== build 16 ==
Design mac_unit, start of the top module:
module mac_unit(input clk,en,clr,
                input [15:0]a,b,
                output [39:0]c);
wire [31:0]temp1;
mul_16x16 m1(clk,a,b,temp1);
accumulator a1(clk,en,clr,temp1,c);
endmodule
For scale: ~1600 cells after synthesis, ~75 I/O pins, roughly 16000 sq um of cells after synthesis.
clock: 13.5 ns
lec_check: 0
cap_margin: 35
core_aspect_ratio: 0.93
core_margin: 8
core_utilization: 61
cts_cluster_diameter: 310
cts_cluster_size: 98
place_density: 0.41
slew_margin: 20
tns_end_percent: 5
run.sh (not shown) runs the stock make flow with config.mk's settings and CLKGATE_MAP_FILE=.
Setup changes, build 16 to build 77
- CELL_PAD_IN_SITES_GLOBAL_PLACEMENT now 1, previously not set
- CAP_MARGIN now 20, was 35
- CORE_UTILIZATION now 45, was 61
- CTS_CLUSTER_DIAMETER no longer set, was 310
- PLACE_DENSITY no longer set, was 0.41
- CELL_PAD_IN_SITES_DETAIL_PLACEMENT now 1, previously not set
- GPL_ROUTABILITY_DRIVEN now 0, previously not set
- HOLD_SLACK_MARGIN now 0.23, previously not set
- CORE_ASPECT_RATIO no longer set, was 0.93
- GPL_TIMING_DRIVEN now 1, previously not set
- TNS_END_PERCENT no longer set, was 5
- CTS_CLUSTER_SIZE now 41, was 98
- CORE_MARGIN now 2, was 8
- PLACE_DENSITY_LB_ADDON now 0.16, previously not set
==> results <==
In the flow results for build 77 and build 16, the post-detailed-route via-to-cell ratio is larger on build 16. Per-cell routed wire length for build 77: 1.2 um up relative to build 16. Clock latency of the later-clocked register in the worst-skew pair, build 77 and build 16, lower one = build 16. Between build 77 and build 16, via count of the first global-routing pass is higher for build 77, build 16 comes in under that. Overall global routing resource usage ended up 0.49 points lower on build 77 than on build 16. [compare] base=build 16 new=build 77: cell area after synthesis shows no meaningful change; met1 capacity usage during global routing shows a reduction of 1.5 points.
Input changes introduced in build 81 (baseline for comparison: build 77):
- changing CAP_MARGIN from 20 to 5
- changing CTS_CLUSTER_SIZE from 41 to 98
- changing GPL_TIMING_DRIVEN from 1 to 0
- changing SLEW_MARGIN from 20 to 40
- removing PLACE_DENSITY_LB_ADDON (formerly 0.16)
- setting CORE_ASPECT_RATIO to 1.05 for the first time
- changing CORE_UTILIZATION from 45 to 44
- removing HOLD_SLACK_MARGIN (formerly 0.23)
- removing CELL_PAD_IN_SITES_DETAIL_PLACEMENT (formerly 1)
- changing GPL_ROUTABILITY_DRIVEN from 0 to 1
- removing CELL_PAD_IN_SITES_GLOBAL_PLACEMENT (formerly 1)
--- outcome ---
When build 81 is set beside build 77, its area of the multi-input gates turns out to be about 1.7% larger. Build 77 ended up with met5 as its highest metal layer with signal wires; build 81 ended up with met4. Compared to build 77, build 81 shows a narrower setup margin. Compared to build 77, the router laid down less metal wire for build 81. Looking at transition at the pin with the smallest max-transition slack across build 81 and build 77, the one that comes out higher is build 81. Comparing number of placed instances, taps included for build 81 and build 77, the bigger number came from build 81. Against build 77, top achievable clock speed in build 81 fell slightly. Re critical path depth: build 81 is about 2% down on build 77. Comparing build 81 and build 77, final area is higher on build 81.
The following lists how build 68 was set up differently from build 81:
- an added CELL_PAD_IN_SITES_GLOBAL_PLACEMENT of 1
- an added CELL_PAD_IN_SITES_DETAIL_PLACEMENT of 2
- a change of CORE_MARGIN from 2 to 6
- a change of CTS_CLUSTER_SIZE from 98 to 41
- a change of GPL_TIMING_DRIVEN from 0 to 1
- an added HOLD_SLACK_MARGIN of 0.23
- an added PLACE_DENSITY_LB_ADDON of 0.16
- a change of GPL_ROUTABILITY_DRIVEN from 1 to 0
- a change of CORE_UTILIZATION from 44 to 45
- a change of CAP_MARGIN from 5 to 20
- a change of SLEW_MARGIN from 40 to 35
- a deleted CORE_ASPECT_RATIO that had been 1.05
Notes after the runs:
Of build 81 and build 68, just one finished clean: build 81.
Build 68 -> stages 100% | layout checks FAIL | setup timing
Looking at source of the critical timing path, the m1.m3.mu3.m3.clk_a[1] result is from build 68; the m1.m3.mu3.m3.clk_a[0] one comes from build 81.
Summary — final core area utilization, build 68 relative to build 81: higher, by 1.8 points.
Taking build 81 as the reference, in build 68 tally of clock buffers in the finished layout rose 1; wire length on met2 climbed 120%.
#### Input delta (build 51 over build 68)
- CORE_MARGIN now 2, was 6
- GPL_TIMING_DRIVEN no longer set, was 1
- HOLD_SLACK_MARGIN no longer set, was 0.23
- CELL_PAD_IN_SITES_GLOBAL_PLACEMENT no longer set, was 1
- GPL_ROUTABILITY_DRIVEN no longer set, was 0
- SLEW_MARGIN now 20, was 35
- PLACE_DENSITY_LB_ADDON no longer set, was 0.16
- CELL_PAD_IN_SITES_DETAIL_PLACEMENT no longer set, was 2
- CORE_UTILIZATION now 72, was 45
- CTS_CLUSTER_SIZE no longer set, was 41
- the clock period (ns, I/O delays scaled along) now 9.89, was 13.5
Notes after the runs:
Of build 51 and build 68, it is build 51 that has the higher core utilization.
In build 51, sum of routed wire length over all layers is lower than in build 68.
[flow] build 51 | stages: complete | final checks: fail | reason: setup timing
Going from build 68 to build 51, the fraction of area in non-clock buffers was found to have gone up by 2.4 points.
Sort build 68 and build 51 by area growth from synthesis to layout, descending, and build 51 comes first.
Comparing build 68 and build 51, the lower final total negative setup slack was measured on build 51.
Looking at setup slack, build 51 sits 2.87 ns lower than build 68 does.
Required arrival time at the worst endpoint sits lower in build 51 than in build 68.
Routed via count was higher in the run labelled build 68.
Build 51 gives less delay contributed by the slowest stage of the critical path than build 68 did.

* * *

Starting RTL as in the previous note.
Settings: LEC_CHECK=0, ABC_AREA=1, CAP_MARGIN=20, CELL_PAD_IN_SITES_DETAIL_PLACEMENT=2, CELL_PAD_IN_SITES_GLOBAL_PLACEMENT=3, CORE_MARGIN=6, CORE_UTILIZATION=17, CTS_CLUSTER_SIZE=41, GPL_ROUTABILITY_DRIVEN=0, GPL_TIMING_DRIVEN=1, HOLD_SLACK_MARGIN=0.23, PLACE_DENSITY_LB_ADDON=0.16, SLEW_MARGIN=35; clock period 13.5 ns.
The first run reached the layout checks and failed them: setup timing.
==> next run, changes <==
==> flow/config.mk (replaced) <==
export PLATFORM = sky130hd
export DESIGN_NAME = mac_unit
export DESIGN_NICKNAME = mac_unit
export VERILOG_FILES = /design/flow/design.v
export SDC_FILE = /design/flow/constraint.sdc
export NUM_CORES = 4
export LEC_CHECK = 0
export CAP_MARGIN = 5
export CORE_ASPECT_RATIO = 1.05
export CORE_MARGIN = 2
export CORE_UTILIZATION = 44
export CTS_CLUSTER_SIZE = 16
export GPL_ROUTABILITY_DRIVEN = 0
export SLEW_MARGIN = 40
=> The changed run produced a clean layout; worst setup slack improved by 400 ps; core utilization is higher by 30 points; routed wire length goes down by 49%.
==> next run, changes <==
==> flow/config.mk (replaced) <==
export PLATFORM = sky130hd
export DESIGN_NAME = mac_unit
export DESIGN_NICKNAME = mac_unit
export VERILOG_FILES = /design/flow/design.v
export SDC_FILE = /design/flow/constraint.sdc
export NUM_CORES = 4
export LEC_CHECK = 0
export CAP_MARGIN = 20
export CELL_PAD_IN_SITES_GLOBAL_PLACEMENT = 1
export CORE_MARGIN = 2
export CORE_UTILIZATION = 40
export HOLD_SLACK_MARGIN = 0.23
export PLACE_DENSITY_LB_ADDON = 0.16
export SLEW_MARGIN = 20
The new run completed without violations; register-to-register slack gains 40 ps; maximum frequency climbs by 0.34%; synthesized cell count does not change; cell count climbs by about 2.5%; routed wire length climbs by 4.4%; setup slack gains 44 ps; sequential cell count is unchanged; die size climbs by 9.8%.
==> next run, changes <==
--- a/flow/config.mk
+++ b/flow/config.mk
@@ -7,8 +7,17 @@
 export LEC_CHECK = 0
+export ABC_AREA = 1
 export CAP_MARGIN = 20
-export CELL_PAD_IN_SITES_GLOBAL_PLACEMENT = 1
+export CELL_PAD_IN_SITES_DETAIL_PLACEMENT = 2
+export CELL_PAD_IN_SITES_GLOBAL_PLACEMENT = 3
+export CORE_ASPECT_RATIO = 0.65
 export CORE_MARGIN = 2
-export CORE_UTILIZATION = 40
+export CORE_UTILIZATION = 17
+export CTS_CLUSTER_SIZE = 78
+export GPL_ROUTABILITY_DRIVEN = 0
+export GPL_TIMING_DRIVEN = 1
 export HOLD_SLACK_MARGIN = 0.23
+export MAX_ROUTING_LAYER = met4
+export MIN_ROUTING_LAYER = met1
 export PLACE_DENSITY_LB_ADDON = 0.16
-export SLEW_MARGIN = 20
+export SLEW_MARGIN = 35
+export TNS_END_PERCENT = 40
The new run completed and failed the layout checks on setup timing.
Die size rises to 2.6 times its value.
Final cell count climbs by 69%.
Design area grows by 16%.
Synthesized area climbs by 10%.
Wire length rose by 98%.
Non-clock buffer count increases by 29.
==> next run, changes <==
==> flow/config.mk (replaced) <==
export PLATFORM = sky130hd
export DESIGN_NAME = mac_unit
export DESIGN_NICKNAME = mac_unit
export VERILOG_FILES = /design/flow/design.v
export SDC_FILE = /design/flow/constraint.sdc
export NUM_CORES = 4
export LEC_CHECK = 0
export CAP_MARGIN = 20
export CORE_MARGIN = 2
export CORE_UTILIZATION = 40
export SLEW_MARGIN = 20
After rerunning: The new run went through all stages and came out clean. Cell area is lower by about a fifth. Setup slack improves by 150 ps. Fmax is higher slightly. Count of clock-buffer cells in the layout stays the same. Wire length is lower by well over a third. Die size is lower by well over a third. Flip-flop count stays the same. Core utilization is higher by 26 points.
==> next run, changes <==
--- a/flow/config.mk
+++ b/flow/config.mk
@@ -7,5 +7,9 @@
 export LEC_CHECK = 0
-export CAP_MARGIN = 20
+export ABC_AREA = 1
+export CAP_MARGIN = 35
+export CORE_ASPECT_RATIO = 1.49
 export CORE_MARGIN = 2
-export CORE_UTILIZATION = 40
+export CORE_UTILIZATION = 59
+export CTS_CLUSTER_DIAMETER = 310
+export CTS_CLUSTER_SIZE = 100
 export SLEW_MARGIN = 20
Outcome: The new run produced a clean layout; critical path depth came out higher by 6; clock skew hardly moves; maximum frequency climbs by 0.77%; cell count increases by 24%; cell area goes up by 7.9%.

* * *

## exp/garnet
mac_unit again, from the RTL that the note above started with.
==> flow/design.v (excerpt) <==
module mac_unit(input clk,en,clr,
                input [15:0]a,b,
                output [39:0]c);
clock: 9.8 ns
lec_check: 0
cap_margin: 5
cell_pad_in_sites_global_placement: 3
core_aspect_ratio: 1.05
core_margin: 6
core_utilization: 44
cts_cluster_size: 98
gpl_routability_driven: 0
gpl_timing_driven: 0
slew_margin: 40
tns_end_percent: 85
Layout checks on exp/garnet: not met. Flow itself completed; violations: setup timing.
Modified inputs, exp/harbor compared to exp/garnet
==> flow/config.mk <==
export PLATFORM = sky130hd
export DESIGN_NAME = mac_unit
export DESIGN_NICKNAME = mac_unit
export VERILOG_FILES = /design/flow/design.v
export SDC_FILE = /design/flow/constraint.sdc
export NUM_CORES = 4
export LEC_CHECK = 0
export CAP_MARGIN = 20
export CORE_MARGIN = 2
export CORE_UTILIZATION = 57
export SETUP_SLACK_MARGIN = 2.65
export SLEW_MARGIN = 20
==> flow/constraint.sdc <==
create_clock -name core_clock -period 9.96 [get_ports {clk}]
set_input_delay 1.9920 -clock core_clock [delete_from_list [all_inputs] [get_ports {clk}]]
set_output_delay 1.9920 -clock core_clock [all_outputs]
set_load 0.01 [all_outputs]
Findings:
In exp/harbor the implementation completed, yet the final layout does not meet the checks, the culprit being setup timing.
exp/garnet → exp/harbor: peak clock frequency supported by timing rose 1.1%, least setup slack across all paths after layout rose 0.31 ns.
Global-route total usage across every layer: exp/harbor vs exp/garnet up 7.6 points
Compared to exp/garnet, exp/harbor has net count of the finished layout 2.8% higher.
Changes in exp/ember relative to exp/harbor:
--- a/flow/config.mk
+++ b/flow/config.mk
@@ -8 +8 @@
-export CAP_MARGIN = 20
+export CAP_MARGIN = 5
@@ -10,2 +10,5 @@
-export CORE_UTILIZATION = 57
-export SETUP_SLACK_MARGIN = 2.65
+export CORE_UTILIZATION = 68
+export CTS_CLUSTER_DIAMETER = 29
+export CTS_CLUSTER_SIZE = 86
+export MAX_ROUTING_LAYER = met4
+export SETUP_SLACK_MARGIN = 1.23
@@ -12,0 +16 @@
+export TNS_END_PERCENT = 40
==> results <==
Complete run, failing final checks: exp/harbor, reason setup timing. Every stage of exp/ember finished as expected; the final checks, on the other hand, flagged setup timing, which means the layout fails. exp/ember: flip-flop and latch share of the layout cell area higher than exp/harbor. Number of nets in the synthesized netlist came out exactly the same in exp/ember and exp/harbor. Antenna cell count, exp/ember and exp/harbor: lower on exp/ember. Comparing exp/ember against exp/harbor, there is no change at all in number of instances in the synthesized netlist. Summary of exp/ember over exp/harbor: cell row count fell by about 8%; number of distinct standard cells referenced by the synthesized netlist level.
Edits applied to the flow inputs when going from exp/ember to exp/quartz:
--- a/flow/config.mk
+++ b/flow/config.mk
@@ -8 +8,2 @@
-export CAP_MARGIN = 5
+export ABC_AREA = 1
+export CAP_MARGIN = 20
@@ -10,5 +11,2 @@
-export CORE_UTILIZATION = 68
-export CTS_CLUSTER_DIAMETER = 29
-export CTS_CLUSTER_SIZE = 86
-export MAX_ROUTING_LAYER = met4
-export SETUP_SLACK_MARGIN = 1.23
+export CORE_UTILIZATION = 72
+export CTS_CLUSTER_SIZE = 98
@@ -16 +13,0 @@
-export TNS_END_PERCENT = 40
==> flow/constraint.sdc <==
create_clock -name core_clock -period 6.57 [get_ports {clk}]
set_input_delay 1.3140 -clock core_clock [delete_from_list [all_inputs] [get_ports {clk}]]
set_output_delay 1.3140 -clock core_clock [all_outputs]
set_load 0.01 [all_outputs]
## What came out
exp/ember finished all stages; however, its layout fails the closing checks, the failures being setup timing. exp/quartz: complete, dirty (setup timing). exp/quartz — transition at the pin with the smallest max-transition slack 0.14 ns higher, exp/ember as reference. Relative to exp/ember, the final cell area reported for exp/quartz is higher.
Relative to exp/quartz, the following input files were edited for exp/nickel:
--- a/flow/config.mk
+++ b/flow/config.mk
@@ -8 +7,0 @@
-export ABC_AREA = 1
@@ -11,2 +10 @@
-export CORE_UTILIZATION = 72
-export CTS_CLUSTER_SIZE = 98
+export CORE_UTILIZATION = 37
==> flow/constraint.sdc <==
create_clock -name core_clock -period 13.5 [get_ports {clk}]
set_input_delay 2.7000 -clock core_clock [delete_from_list [all_inputs] [get_ports {clk}]]
set_output_delay 2.7000 -clock core_clock [all_outputs]
set_load 0.01 [all_outputs]
## What came out
- No stage failed in exp/nickel, and the final checks on the layout all came back clean.
- Row number of stages on the worst setup path: exp/nickel lower / exp/quartz higher
- Layout buffer count excluding clock buffers (lower): exp/nickel
- Changes observed in exp/nickel relative to exp/quartz: maximum cell stage delay along the critical path lost 0.02 ns; total of endpoints with negative setup slack in the final report lost 31; routed wire length lost 33%.
- In the metrics for exp/quartz and exp/nickel, the one carrying the higher met3 track demand over resource is exp/quartz.
- Note that the via count recorded for exp/quartz amounts to 1.4 times the value seen in exp/nickel.
- HPWL after detailed placement improves in exp/nickel relative to exp/quartz.
